## bf16_unit
module bf16_unit
# (parameter G = 6) (
    input  clk,
    input  reset,
    input  [15:0] in1,
    input  [15:0] in2,
    input  [15:0] in3,
    input  [15:0] in4,
    input  [15:0] in5,
    input  [15:0] in6,
    input  [15:0] in7,
    input  [15:0] in8,
    input  [15:0] in9,
    input  [15:0] in10,
    input  [15:0] in11,
    input  [15:0] in12,
    input  [15:0] in13,
    input  [15:0] in14,
    input  [15:0] in15,
    input  [15:0] in16,
    input  [15:0] in17,
    input  [15:0] in18,
    input  [4:0] funct5,
    output wire [15:0] result
);
    reg [4:0] p1_funct5;
    reg [4:0] p2_funct5;
    reg [4:0] p3_funct5;
    reg [4:0] p4_funct5;
    reg [4:0] p5_funct5;
    reg [4:0] p6_funct5;
    reg [4:0] p7_funct5;
    reg [4:0] p8_funct5;
    reg [4:0] p9_funct5;
    reg [4:0] p10_funct5;
    reg [4:0] p11_funct5;
    reg [4:0] p12_funct5;
    reg [4:0] p13_funct5;
    reg [4:0] p14_funct5;
    reg [4:0] p15_funct5;
    reg [15:0] p1_in1;
    reg [15:0] p1_in2;
    reg [15:0] p1_in3;
    reg [15:0] p2_in1;
    reg [15:0] p2_in2;
    reg [15:0] p2_in3;
    reg [15:0] p3_in1;
    reg [15:0] p3_in2;
    reg [15:0] p3_in3;
    reg [15:0] p4_in1;
    reg [15:0] p4_in2;
    reg [15:0] p4_in3;
    reg [15:0] p5_in1;
    reg [15:0] p5_in2;
    reg [15:0] p5_in3;
    reg [15:0] p6_in1;
    reg [15:0] p6_in2;
    reg [15:0] p6_in3;
    reg [15:0] p7_in1;
    reg [15:0] p7_in2;
    reg [15:0] p7_in3; 
    reg [15:0] p8_in1;
    reg [15:0] p8_in2;
    reg [15:0] p8_in3; 
    reg [15:0] p9_in1;
    reg [15:0] p9_in2;
    reg [15:0] p9_in3; 
    wire [15:0] mux_mult_add_sub;
    wire [15:0] mux_macc;
    wire [15:0] s_in1;
    wire [15:0] s_in2;
    wire [15:0] s_in3;
    bf16_SIMD_MACC bf16_SIMD(
      .clk(clk),
      .reset(reset),
      .in1(in1),
      .in2(in2),
      .in3(in3),
      .in4(in4),
      .in5(in5),
      .in6(in6),
      .in7(in7),
      .in8(in8),
      .in9(in9),
      .in10(in10),
      .in11(in11),
      .in12(in12),
      .in13(in13),
      .in14(in14),
      .in15(in15),
      .in16(in16),
      .in17(in17),
      .in18(in18),
      .result(mux_macc));
    decoder dec(
      .in1(p9_in1),
      .in2(p9_in2),
      .in3(p9_in3),
      .funct5(p9_funct5),
      .out1(s_in1),
      .out2(s_in2),
      .out3(s_in3));
    bf16_fmadd_fmsub fmadd_fmsub(
      .clk(clk),
      .reset(reset),
      .in1(s_in1),
      .in2(s_in2),
  ...
Size in the first run: ~26000 cells after synthesis, roughly 3200 flip-flops.
clock: 9.0 ns
lec_check: 0
abc_area: 1
cap_margin: 35
cell_pad_in_sites_detail_placement: 2
core_margin: 9
core_utilization: 28
cts_cluster_size: 26
gpl_routability_driven: 0
hold_slack_margin: 0.25
place_density: 0.6
setup_slack_margin: 1.85
slew_margin: 20
tns_end_percent: 70
run.sh (not shown) runs the stock make flow with config.mk's settings and CLKGATE_MAP_FILE=.
The baseline failed in global routing (5_1_grt).
==> next run, changes <==
Settings changed: ABC_AREA 1 to not set, CAP_MARGIN 35 to 20, CELL_PAD_IN_SITES_DETAIL_PLACEMENT 2 to not set, CORE_MARGIN 9 to 2, CORE_UTILIZATION 28 to 55, CTS_CLUSTER_SIZE 26 to not set, GPL_ROUTABILITY_DRIVEN 0 to not set, HOLD_SLACK_MARGIN 0.25 to not set, SETUP_SLACK_MARGIN 1.85 to not set, TNS_END_PERCENT 70 to not set.
Clock period 9.0 ns to 6.68 ns, I/O delays scaled along.
Effect: This time the run produced a clean layout. Die area is lower by 53%. Synthesized area is lower by 5.7%. Synthesized cell count is lower by 27%.
==> next run, changes <==
Settings changed: CORE_UTILIZATION 55 to 40, SETUP_SLACK_MARGIN set to -0.46.
Clock period 6.68 ns to 7.67 ns, I/O delays scaled along.
What happened: Synthesized area is unchanged. Final cell count grows by a few percent. Final area grows slightly. Global-route usage shrinks by 8.2 points. Core utilization shrinks by 16 points. Routed wire length shrinks by a few percent. First-iteration DRC count shrinks by roughly a tenth. Combinational power shrinks by roughly a tenth. Power shrinks by roughly a tenth. Worst hold slack got worse by 0.021 ns.
==> next run, changes <==
Settings changed: CAP_MARGIN 20 to 15, CORE_UTILIZATION 40 to 72, SETUP_SLACK_MARGIN -0.46 to not set.
Clock period 7.67 ns to 5.24 ns, I/O delays scaled along.
Result: This time the run reached the layout checks and failed them: setup timing; global-route usage went up by 16 points; setup slack loses 0.58 ns; flip-flop count stays the same; worst hold slack gains 0.023 ns; routed wire length went up by a few percent; power went up by well over a third.
==> next run, changes <==
Settings changed: CAP_MARGIN 15 to 20, CTS_CLUSTER_DIAMETER set to 260.
Clock period 5.24 ns to 6.18 ns, I/O delays scaled along.
After rerunning: With this change the flow ran to the end with no violations; non-clock buffer count went down by 78; worst setup slack gets better by 0.34 ns; die size stays the same.

---

Starting RTL as in the previous note.
Design bf16_unit, start of the top module:
module bf16_unit
# (parameter G = 6) (
    input  clk,
    input  reset,
    input  [15:0] in1,
    input  [15:0] in2,
    input  [15:0] in3,
    input  [15:0] in4,
    input  [15:0] in5,
    input  [15:0] in6,
    input  [15:0] in7,
    input  [15:0] in8,
    input  [15:0] in9,
    input  [15:0] in10,
    input  [15:0] in11,
    input  [15:0] in12,
    input  [15:0] in13,
    input  [15:0] in14,
    input  [15:0] in15,
    input  [15:0] in16,
    input  [15:0] in17,
    input  [15:0] in18,
    input  [4:0] funct5,
    output wire [15:0] result
);
    reg [4:0] p1_funct5;
    reg [4:0] p2_funct5;
    reg [4:0] p3_funct5;
    reg [4:0] p4_funct5;
    reg [4:0] p5_funct5;
    reg [4:0] p6_funct5;
    reg [4:0] p7_funct5;
    reg [4:0] p8_funct5;
    reg [4:0] p9_funct5;
    reg [4:0] p10_funct5;
    reg [4:0] p11_funct5;
    reg [4:0] p12_funct5;
    reg [4:0] p13_funct5;
    reg [4:0] p14_funct5;
    reg [4:0] p15_funct5;
    reg [15:0] p1_in1;
    reg [15:0] p1_in2;
    reg [15:0] p1_in3;
    reg [15:0] p2_in1;
    reg [15:0] p2_in2;
    reg [15:0] p2_in3;
    reg [15:0] p3_in1;
    reg [15:0] p3_in2;
    reg [15:0] p3_in3;
    reg [15:0] p4_in1;
    reg [15:0] p4_in2;
    reg [15:0] p4_in3;
    reg [15:0] p5_in1;
    reg [15:0] p5_in2;
    reg [15:0] p5_in3;
    reg [15:0] p6_in1;
    reg [15:0] p6_in2;
    reg [15:0] p6_in3;
    reg [15:0] p7_in1;
    reg [15:0] p7_in2;
    reg [15:0] p7_in3; 
    reg [15:0] p8_in1;
    reg [15:0] p8_in2;
    reg [15:0] p8_in3; 
    reg [15:0] p9_in1;
    reg [15:0] p9_in2;
    reg [15:0] p9_in3; 
    wire [15:0] mux_mult_add_sub;
    wire [15:0] mux_macc;
    wire [15:0] s_in1;
    wire [15:0] s_in2;
  ...
clock: 4.58 ns
lec_check: 0
cap_margin: 35
core_margin: 2
core_utilization: 72
cts_cluster_diameter: 67
cts_cluster_size: 14
place_density: 0.4
slew_margin: 20
The starting point finished but failed the layout checks on setup timing.
Edit:
CAP_MARGIN = 20   (was 35)
CORE_UTILIZATION = 70   (was 72)
CTS_CLUSTER_DIAMETER = not set   (was 67)
CTS_CLUSTER_SIZE = not set   (was 14)
PLACE_DENSITY = 0.6   (was 0.4)
clock period = 6.24 ns   (was 4.58 ns; I/O delays follow)
After rerunning: Now the flow completed without violations. Non-clock buffer count goes down by 333. First-iteration DRC count stays flat. Clock-buffer cell count goes up by 141. Setup slack gets better by 0.71 ns. Power goes down by about a fifth. Clock skew goes up by 0.018 ns. Clock power goes down by a few percent. Die size goes up by a few percent. Cell area is about the same. Sequential power goes down by a quarter to a third.
Edit:
CORE_UTILIZATION = 21   (was 70)
clock period = 13.5 ns   (was 6.24 ns; I/O delays follow)
=> The changed run completed without violations; global-route usage came out lower by 23 points; non-clock buffer count came out lower by 14; area after synthesis does not change; design area came out higher by 5.0%; power came out lower by 54%; final cell count came out higher by 34%; combinational power came out lower by 54%.
Edit:
CORE_UTILIZATION = 40   (was 21)
clock period = 7.67 ns   (was 13.5 ns; I/O delays follow)
Design area is lower by a few percent.
Clock skew is lower by 0.065 ns.
Synthesized area is unchanged.
Via count is lower slightly.
Synthesized cell count is unchanged.
First-iteration DRC count is lower slightly.
Power is higher by well over a third.
Routed wire length is lower by a few percent.
Edit:
CORE_UTILIZATION = 72   (was 40)
PLACE_DENSITY = 0.42   (was 0.6)
clock period = 7.25 ns   (was 7.67 ns; I/O delays follow)
Outcome:
- synthesized cell count stays the same
- worst setup slack is better by 0.14 ns
- clock-buffer cell count fell by 24
- synthesized area does not change
- design area falls by about 2%
- utilization is higher by 34 points

---

== job 6027 ==
Starting RTL as in the previous note.
==> flow/design.v (excerpt) <==
module bf16_unit
# (parameter G = 6) (
    input  clk,
    input  reset,
    input  [15:0] in1,
    input  [15:0] in2,
    input  [15:0] in3,
    input  [15:0] in4,
    input  [15:0] in5,
    input  [15:0] in6,
    input  [15:0] in7,
    input  [15:0] in8,
    input  [15:0] in9,
    input  [15:0] in10,
    input  [15:0] in11,
    input  [15:0] in12,
    input  [15:0] in13,
    input  [15:0] in14,
    input  [15:0] in15,
    input  [15:0] in16,
    input  [15:0] in17,
    input  [15:0] in18,
    input  [4:0] funct5,
    output wire [15:0] result
);
export LEC_CHECK = 0
export CAP_MARGIN = 20
export CORE_MARGIN = 2
export CORE_UTILIZATION = 72
export CTS_CLUSTER_DIAMETER = 340
export CTS_CLUSTER_SIZE = 10
export HOLD_SLACK_MARGIN = 0.29
export PLACE_DENSITY = 0.42
export SLEW_MARGIN = 20
create_clock -name core_clock -period 4.17 [get_ports {clk}]
The final report for job 6027 shows a completed flow and a layout that fails verification, specifically setup timing.
> inputs changed (job 6027 -> job 2707)
Settings: CTS_CLUSTER_SIZE removed (was 10); CTS_CLUSTER_DIAMETER removed (was 340); HOLD_SLACK_MARGIN removed (was 0.29); CORE_UTILIZATION changed from 72 to 70; PLACE_DENSITY changed from 0.42 to 0.6; the clock period (ns, I/O delays scaled along) changed from 4.17 to 6.22.
### Flow results
Job 2707 did not stop at any stage, and its layout met the timing, DRC and antenna checks. In the tables for job 2707 and job 6027, arrival time of data at the critical path endpoint reads lower with job 6027. In the tables for job 2707 and job 6027, sequential share of power reads lower with job 2707. Job 2707 against job 6027: layout overhead on the synthesized area saw a decrease; minimum setup slack in the final design saw an increase; floorplan die width saw an increase. Overall power consumption in job 2707 is about 30% lower than in job 6027. Compared to job 6027, the router laid down less metal wire for job 2707. Taking job 6027 as the reference point, the final clock period utilization by the worst path of job 2707 falls by 26 points.
The inputs of job 6289 differ from those of job 2707 as listed below.
Settings: CORE_UTILIZATION now 40, was 70; the clock period (ns, I/O delays scaled along) now 12.4, was 6.22.
Diff job 2707 -> job 6289 | buffer-and-inverter tally for the worst setup path | decrease of 1. Compare job 6289 and job 2707 | horizontal die dimension higher: job 6289. The hold slack was comparable across job 6289 and job 2707.
#### Input delta (job 3030 over job 6289)
Settings: CORE_UTILIZATION now 68, was 40; CTS_CLUSTER_SIZE now 32, previously not set; the clock period (ns, I/O delays scaled along) now 7.21, was 12.4.
[summary]
Between job 3030 and job 6289, max-slew headroom at the worst pin is higher for job 6289, job 3030 comes in under that.
Per the comparison of job 3030 with job 6289, vertical die dimension now smaller, design area now smaller, chip area estimate from yosys synthesis comparable.
Taking job 6289 as the reference, in job 3030 register-to-register slack decreased by 5.11 ns relative to the old numbers, sequential share of layout area went up, share of the clock period used by the worst path after layout increased by 27 points relative to the old numbers.
From job 6289 to job 3030, number of buffers inserted by hold repair at cts did not move at all.
Here is what was changed in the inputs of job 1385 compared with job 3030.
Settings: CTS_CLUSTER_SIZE removed (was 32); CORE_UTILIZATION changed from 68 to 45; the clock period (ns, I/O delays scaled along) changed from 7.21 to 7.67.
### Flow results
- Going from job 3030 to job 1385, the chip height was found to have gone up by 110 um.
- Looking at job 1385 and job 3030, the worst-case setup margin in the final layout is a wash.
- Looking at job 1385 and job 3030, the number of clock sinks seen by CTS is a wash.
- Combinational power share came out lower on job 1385 than on job 3030.
- For the multi-input gate share of the layout cell area, job 1385 came in 0.68 points lower than job 3030 did.
No activity file was given, so power comes from the tool's default toggle rates.
